## top
module top (
	input sysclk,     
	input rst,        
	input button_in,
	input [15:0] student_id,
	output[3:0] D5_out,	
	output[3:0] D4_out,	
	output[3:0] D3_out,	
	output[3:0] D2_out,	
	output[3:0] D1_out		
);
Settings: LEC_CHECK=0, ABC_AREA=1, CAP_MARGIN=20, CELL_PAD_IN_SITES_DETAIL_PLACEMENT=2, CELL_PAD_IN_SITES_GLOBAL_PLACEMENT=3, CORE_ASPECT_RATIO=0.81, CORE_MARGIN=2, CORE_UTILIZATION=65, GPL_ROUTABILITY_DRIVEN=0, GPL_TIMING_DRIVEN=1, MAX_ROUTING_LAYER=met4, MIN_ROUTING_LAYER=met2, PLACE_DENSITY_LB_ADDON=0.03, SETUP_SLACK_MARGIN=5.0, SLEW_MARGIN=30; clock period 24.7 ns.
run.sh (not shown) runs the stock make flow with config.mk's settings and CLKGATE_MAP_FILE=.
The starting point aborted during global placement without I/O (3_1_place_gp_skip_io) with FLW-0024.
Edit:
- CELL_PAD_IN_SITES_DETAIL_PLACEMENT: 2 -> unset
- CELL_PAD_IN_SITES_GLOBAL_PLACEMENT: 3 -> unset
- CORE_ASPECT_RATIO: 0.81 -> unset
- CORE_UTILIZATION: 65 -> 71
- CTS_CLUSTER_SIZE: unset -> 74
- GPL_ROUTABILITY_DRIVEN: 0 -> unset
- GPL_TIMING_DRIVEN: 1 -> unset
- MAX_ROUTING_LAYER: met4 -> unset
- MIN_ROUTING_LAYER: met2 -> unset
- PLACE_DENSITY_LB_ADDON: 0.03 -> unset
- SETUP_SLACK_MARGIN: 5.0 -> unset
- SLEW_MARGIN: 30 -> 20
- clock period: 24.7 -> 11.3 ns (I/O delays scaled with it)
After rerunning: Now the flow never finished: it broke off in global routing (5_1_grt) on GRT-0116. Synthesized cell count stays the same. Die area decreases by 8.3%. Synthesized area is unchanged.


Starting RTL as in the previous note.
Settings: LEC_CHECK=0, CAP_MARGIN=20, CORE_MARGIN=2, CORE_UTILIZATION=71, CTS_CLUSTER_DIAMETER=29, SETUP_SLACK_MARGIN=3.82, SLEW_MARGIN=20; clock period 13.2 ns.
The baseline never finished: it broke off in global routing (5_1_grt) on GRT-0232.
==> next run, changes <==
--- a/flow/config.mk
+++ b/flow/config.mk
@@ -9,5 +9,4 @@
 export CORE_MARGIN = 2
 export CORE_UTILIZATION = 71
-export CTS_CLUSTER_DIAMETER = 29
-export SETUP_SLACK_MARGIN = 3.82
+export HOLD_SLACK_MARGIN = -0.07
 export SLEW_MARGIN = 20
==> flow/constraint.sdc (replaced) <==
create_clock -name core_clock -period 12.7 [get_ports {sysclk}]
set_input_delay 2.5400 -clock core_clock [delete_from_list [all_inputs] [get_ports {sysclk}]]
set_output_delay 2.5400 -clock core_clock [all_outputs]
set_load 0.01 [all_outputs]
Effect:
- The new run finished with setup timing left
- area after synthesis stays the same
- die size is unchanged
- synthesized cell count stays the same
==> next run, changes <==
--- a/flow/config.mk
+++ b/flow/config.mk
@@ -6,7 +6,9 @@
 export NUM_CORES = 4
 export LEC_CHECK = 0
+export ABC_AREA = 1
 export CAP_MARGIN = 20
 export CORE_MARGIN = 2
 export CORE_UTILIZATION = 71
-export HOLD_SLACK_MARGIN = -0.07
+export CTS_CLUSTER_SIZE = 72
+export HOLD_SLACK_MARGIN = -0.1
 export SLEW_MARGIN = 20
==> flow/constraint.sdc (replaced) <==
create_clock -name core_clock -period 12.3 [get_ports {sysclk}]
set_input_delay 2.4600 -clock core_clock [delete_from_list [all_inputs] [get_ports {sysclk}]]
set_output_delay 2.4600 -clock core_clock [all_outputs]
set_load 0.01 [all_outputs]
This time the run aborted during global routing (5_1_grt) with GRT-0116.
Synthesized cell count grows by 18%.
Die area fell by 0.34%.
Area after synthesis goes down by 0.35%.
==> next run, changes <==
--- a/flow/config.mk
+++ b/flow/config.mk
@@ -6,9 +6,8 @@
 export NUM_CORES = 4
 export LEC_CHECK = 0
-export ABC_AREA = 1
 export CAP_MARGIN = 20
 export CORE_MARGIN = 2
 export CORE_UTILIZATION = 71
-export CTS_CLUSTER_SIZE = 72
+export CTS_CLUSTER_SIZE = 37
 export HOLD_SLACK_MARGIN = -0.1
 export SLEW_MARGIN = 20
Result:
- Now the flow completed, yet does not pass: setup timing
- area after synthesis rises slightly
- die size rises slightly
- synthesized cell count falls by about a fifth


job 4575:
top again, from the RTL that the note above started with.
==> flow/design.v (excerpt) <==
module top (
	input sysclk,     
	input rst,        
	input button_in,
	input [15:0] student_id,
	output[3:0] D5_out,	
	output[3:0] D4_out,	
	output[3:0] D3_out,	
	output[3:0] D2_out,	
	output[3:0] D1_out		
);
clock: 21.2 ns
lec_check: 0
cap_margin: 20
core_margin: 2
core_utilization: 45
cts_cluster_size: 31
gpl_timing_driven: 0
max_routing_layer: met5
place_density_lb_addon: 0.0
setup_slack_margin: 5.0
slew_margin: 20
tns_end_percent: 30
Job 4575 finished every step from synthesis to the final layout, and the layout passed the timing, design-rule and antenna checks.
Input-level comparison between job 562 and job 4575:
Settings: ABC_AREA now 1, previously not set; PLACE_DENSITY_LB_ADDON no longer set, was 0.0; CORE_UTILIZATION now 40, was 45; GPL_ROUTABILITY_DRIVEN now 0, previously not set; CTS_CLUSTER_SIZE no longer set, was 31; MAX_ROUTING_LAYER no longer set, was met5; TNS_END_PERCENT no longer set, was 30; GPL_TIMING_DRIVEN no longer set, was 0; the clock period (ns, I/O delays scaled along) now 25.0, was 21.2.
- Job 4575 has higher synthesized area per cell than job 562.
- On power density of the placed cells, job 4575 and job 562 are basically level.
- The complex-gate fraction of the synthesized area number comes out higher for job 4575 vs job 562.
- Re placement-stage cell area: job 4575 and job 562 aren't equal, and the lower value belongs to job 562.
- Routed wire in job 562 totals less than in job 4575.
- Looking at via density per instance, job 562 sits about 14% below job 4575.
- Looking at worst hold slack, job 562 sits below job 4575.
- The setup slack at placement in job 562 sits 1420 ps above the value recorded for job 4575.
- Clock network fraction of design power, job 4575 and job 562: larger value in job 4575
- Run comparison: job 4575 slowest cell on the critical path sky130_fd_sc_hd__or4_1; job 562 slowest cell on the critical path sky130_fd_sc_hd__clkdlybuf4s50_1
- Looking at register-to-register slack, job 562 sits 3470 ps higher than job 4575 does.
Input-level comparison between job 8015 and job 562:
Settings: swapping 20 for 40 in CAP_MARGIN; clearing GPL_ROUTABILITY_DRIVEN, which used to be 0; putting CELL_PAD_IN_SITES_GLOBAL_PLACEMENT at 2 where nothing was set; clearing ABC_AREA, which used to be 1; putting CTS_CLUSTER_SIZE at 100 where nothing was set; putting PLACE_DENSITY_LB_ADDON at 0.05 where nothing was set.
### Flow results
Re power density of the placed cells: job 8015 is about 11% down on job 562.
In the metrics for job 8015 and job 562, the one carrying the higher design area is job 562.
Maximum fanout along the worst path, job 8015 and job 562: larger value in job 8015
In job 8015 the layout buffer count excluding clock buffers turned out about 4.7% lower than in job 562.
Re final standard cell utilization of the core: job 8015 and job 562 aren't equal, and the higher value belongs to job 562.
[job 8015] relative area change from synthesis to final layout fell 1.6 points relative to job 562
Job 8015 ended with less total vias in the final route than job 562.
> inputs changed (job 8015 -> job 1232)
Settings: SETUP_SLACK_MARGIN removed (was 5.0); PLACE_DENSITY_LB_ADDON removed (was 0.05); CTS_CLUSTER_SIZE removed (was 100); CELL_PAD_IN_SITES_GLOBAL_PLACEMENT removed (was 2); CAP_MARGIN changed from 40 to 20.
Findings:
Cell area in job 1232 is 210 um2 lower than in job 8015. From job 8015 to job 1232 the numbers moved as follows: power after layout lower; wire length down 6.2%; register-to-register setup slack went down. Portion of the clock cycle consumed by the worst path in the final layout: higher on job 1232. The post-route minimum period of job 1232 was inferior to that of job 8015. Going from job 8015 to job 1232, combinational fraction of design power now larger; area of the mapped netlist comparable.
[inputs] job 5090 vs job 1232
Settings: CAP_MARGIN: 20 -> 0; CTS_CLUSTER_SIZE: unset -> 100; SETUP_SLACK_MARGIN: unset -> -2.0; PLACE_DENSITY_LB_ADDON: unset -> 0.05; CELL_PAD_IN_SITES_GLOBAL_PLACEMENT: unset -> 2; CTS_CLUSTER_DIAMETER: unset -> 396.
Notes after the runs:
- Job 5090 did not stop at any stage, and its layout met the timing, design-rule and antenna checks.
- Against job 1232, the final cell area of job 5090 is higher.
- [compare] base=job 1232 new=job 5090: wire length of the first global-routing pass went up by about 5%, logic share of the area saw a decrease, maximum clock frequency moved down, final tally of hold violations flat.
Changes in job 8271 relative to job 5090:
Settings: ABC_AREA newly set to 1; CELL_PAD_IN_SITES_GLOBAL_PLACEMENT removed (was 2); CORE_UTILIZATION changed from 40 to 19; CTS_CLUSTER_DIAMETER changed from 396 to 301; CAP_MARGIN changed from 0 to 20; CTS_CLUSTER_SIZE changed from 100 to 98; SETUP_SLACK_MARGIN changed from -2.0 to 5.0; PLACE_DENSITY_LB_ADDON removed (was 0.05).
==> comparison <==
Taking job 5090 as the reference, in job 8271 share of total power in the clock network -1.8 points; global-route total usage across every layer -13 points. Compared job 8271 vs job 5090, and chip area is up in job 8271. Job 8271 packs its core looser than job 5090. Job 8271 against job 5090: clock-cell share of area lower; fraction of area in multi-input gates now sits lower; mean cell area of the mapped netlist now sits lower. Instance count after placement with tap cells included went up by more than a quarter going from job 5090 to job 8271. Routed wire length, job 8271 and job 5090, higher one = job 5090. Diff job 5090 -> job 8271: chip area estimate from yosys synthesis has decreased, total power after layout higher.
Power is estimated from default activity; no workload was simulated.
